## v37
Design main, start of the top module:
module main(clk, rst, mem_rdata, mem_addr, mem_wdata, mem_we);
Size: about 140 flip-flops, about 0.0094 mm² of cells after synthesis.
clock: 4.69 ns
lec_check: 0
cap_margin: 0
cell_pad_in_sites_global_placement: 0
core_margin: 7
core_utilization: 71
cts_cluster_diameter: 54
cts_cluster_size: 38
max_routing_layer: met5
place_density: 0.65
setup_slack_margin: 0.82
slew_margin: 20
tns_end_percent: 85
run.sh (not shown) runs the stock make flow with config.mk's settings and CLKGATE_MAP_FILE=.
No final results exist for v37, since it was stopped by error GRT-0116 during global routing (5_1_grt).
Changes in v44 relative to v37:
- removing SETUP_SLACK_MARGIN (formerly 0.82)
- changing CORE_MARGIN from 7 to 2
- removing CELL_PAD_IN_SITES_GLOBAL_PLACEMENT (formerly 0)
- changing CAP_MARGIN from 0 to 20
- setting ABC_AREA to 1 for the first time
- removing MAX_ROUTING_LAYER (formerly met5)
- changing CORE_UTILIZATION from 71 to 72
- removing TNS_END_PERCENT (formerly 85)
- removing CTS_CLUSTER_DIAMETER (formerly 54)
- removing CTS_CLUSTER_SIZE (formerly 38)
- removing PLACE_DENSITY (formerly 0.65)
- changing the clock period (ns, I/O delays scaled along) from 4.69 to 8.07
Notes after the runs:
v44 finished every step from synthesis to the final layout, and the layout passed the timing, design-rule and antenna checks.
Delta (v44 minus v37): placed wire-length estimate saw a decrease; placement row count shows no meaningful change; yosys cell count rose about 25%; number of placed instances with taps included went up; compound-cell area share of the yosys netlist decreased by 10 points relative to the old numbers.
The post-synth net total in v44 is 1.2 times that in v37.
Taking v37 as the reference, in v44 average footprint of a synthesized cell fell by 21%; number of instances in the synthesized netlist rose by 25%; Yosys chip area fell by 1.3%; area fraction in mux cells fell by 7.1 points.
Between v37 and v44, the starting utilization of the core area figures differ only marginally.
Modified inputs, v29 compared to v44
- clearing ABC_AREA, which used to be 1
- swapping 72 for 40 in CORE_UTILIZATION
- swapping 8.07 for 5.5 in the clock period (ns, I/O delays scaled along)
### Flow results
- Compared with v44, in v29 clock-buffer cell count down 1, switching part of the total power down 6.1 points, register cell area after layout flat.
- Delta (v29 minus v44): chip area rose 79%, number of setup buffers added after CTS rose 4.
- Going from v44 to v29, switching power grew by about 28%, instance count along the most critical hold path decreased by 1 relative to the old numbers, average routed wire per standard cell up about 6%, clock power share now sits higher.
Relative to v29, the following input files were edited for v47:
- CTS_CLUSTER_DIAMETER: unset -> 316
- PLACE_DENSITY: unset -> 0.38
- CTS_CLUSTER_SIZE: unset -> 98
Results
[compare] base=v29 new=v47: met1 usage climbed 3.6 points, signed area change from the synthesized netlist to the final layout decreased by 3.1 points relative to the old numbers, global-route wire length before repair shows an increase of 6.1%.
The sequential share of layout area reported for v47 is greater than that of v29 by 0.62 points.
[compare] base=v29 new=v47: final critical delay including setup and external delays down 0.043 ns, multi-input combinational cell area grew by about 0.46%.
#### Input delta (v16 over v47)
- clearing CTS_CLUSTER_SIZE, which used to be 98
- clearing PLACE_DENSITY, which used to be 0.38
- clearing CTS_CLUSTER_DIAMETER, which used to be 316
- swapping 40 for 33 in CORE_UTILIZATION
- swapping 5.5 for 8.07 in the clock period (ns, I/O delays scaled along)
Findings:
v16 and v47 all finish clean. NOTE: met2 track demand over resource in global routing in v16 falls short of that of v47. v16: row count is 5 higher than what v47 reported. v47 -> v16: residual DRC count delta 0, exact match. Die area sits higher in v16 than in v47. Cmp v16 and v47 / logic depth of the worst register-to-register path / lower: v16. First element of the critical path = CTRL.current_state[5]: v47; first element of the critical path = DUT.b2v_inst20.out[15]: v16. In the flow results for v16 and v47, the number of non-filler instances in the completed layout is larger on v47. Diff v47 -> v16: routability-driven placement congestion ratio rose by 0.044; core utilization at floorplan fell by 6.8 points; horizontal die size rose by about 10%. Sort v16 and v47 by count of fill cells added during filler insertion, ascending, and v47 comes first.

--- another note on this design; it stands on its own ---

==> run E <==
==> flow/design.v (excerpt) <==
module main(clk, rst, mem_rdata, mem_addr, mem_wdata, mem_we);
export LEC_CHECK = 0
export CAP_MARGIN = 10
export CORE_ASPECT_RATIO = 0.85
export CORE_MARGIN = 2
export CORE_UTILIZATION = 72
export CTS_CLUSTER_DIAMETER = 88
export HOLD_SLACK_MARGIN = -0.04
export PLACE_DENSITY = 0.64
export SLEW_MARGIN = 20
create_clock -name core_clock -period 5.29 [get_ports {clk}]
run.sh (not shown) runs the stock make flow with config.mk's settings and CLKGATE_MAP_FILE=.
==> run H (differences from run E) <==
==> flow/config.mk (replaced) <==
export PLATFORM = sky130hd
export DESIGN_NAME = main
export DESIGN_NICKNAME = main
export VERILOG_FILES = /design/flow/design.v
export SDC_FILE = /design/flow/constraint.sdc
export NUM_CORES = 4
export LEC_CHECK = 0
export ABC_AREA = 1
export CAP_MARGIN = 20
export CORE_MARGIN = 2
export CORE_UTILIZATION = 62
export SLEW_MARGIN = 20
==> flow/constraint.sdc (replaced) <==
create_clock -name core_clock -period 3.92 [get_ports {clk}]
set_input_delay 0.7840 -clock core_clock [delete_from_list [all_inputs] [get_ports {clk}]]
set_output_delay 0.7840 -clock core_clock [all_outputs]
set_load 0.01 [all_outputs]
==> results <==
- Against run E, the total power of run H is larger by about 50%.
- Design area: run H is higher than run E (about 12%).
- Core utilization: run H is lower than run E (2.1 points).
- In run H the first-iteration DRC count is smaller than in run E, by about 37%.
- Of run H and run E, run E has the higher clock skew (gap 0.0054 ns).
- Of run H and run E, run H has the higher critical path depth (gap 19).
- Run H completed and failed the layout checks on setup timing. Run E reached the layout checks and failed them: setup timing.
- Clock power: run H is larger than run E (31%).
- Of run H and run E, run E has the higher area after synthesis (gap 1.3%, measured against run E).
- In run E the register-to-register slack is higher than in run H, by 1.6 ns.
- Between run E and run H, the lower cell count is in run E (gap about 25%, measured against run H).
==> figures <==
item	run H	run E
CTS-repair resized insts	93	36
Headroom to the max-slew limit	23.1%	14.3%
Via/cell ratio	6.36	7.92
Pin count of the biggest net entering global routing	106	68
Number of cells in Yosys stat	1488	1192
Logic gate share of total power	37.2%	28.7%
Logic power comb	1.87 mW	0.959 mW
Total area of sequential cells	2760 um^2	2750 um^2
AND-OR/OR-AND share of the synthesized area	18.0%	27.9%
Worst reg2reg path endpoint	DUT.b2v_inst13.out[2]	DUT.b2v_inst12.out[7]
Finish-stage setup viols	9	3
Total number of warnings across the stage logs	52	56
Worst path buffer plus inverter count	11	3
Outcome	complete, but fails checks	complete, but fails checks
Reasons for failing layout checks	setup timing	setup timing
Post-synth net total	1536	1248
Yosys xor share	0.567%	0.559%
Wirelength, routed	40900 um	39300 um
Synthesized area divided by synthesized cell count	6.23 um^2	7.88 um^2
Maximum fanout along the worst path	7	16
Routability-driven placement congestion ratio	1.04	1.08
CP Capture Type	flip-flop	output pin
Power is estimated from default activity; no workload was simulated.
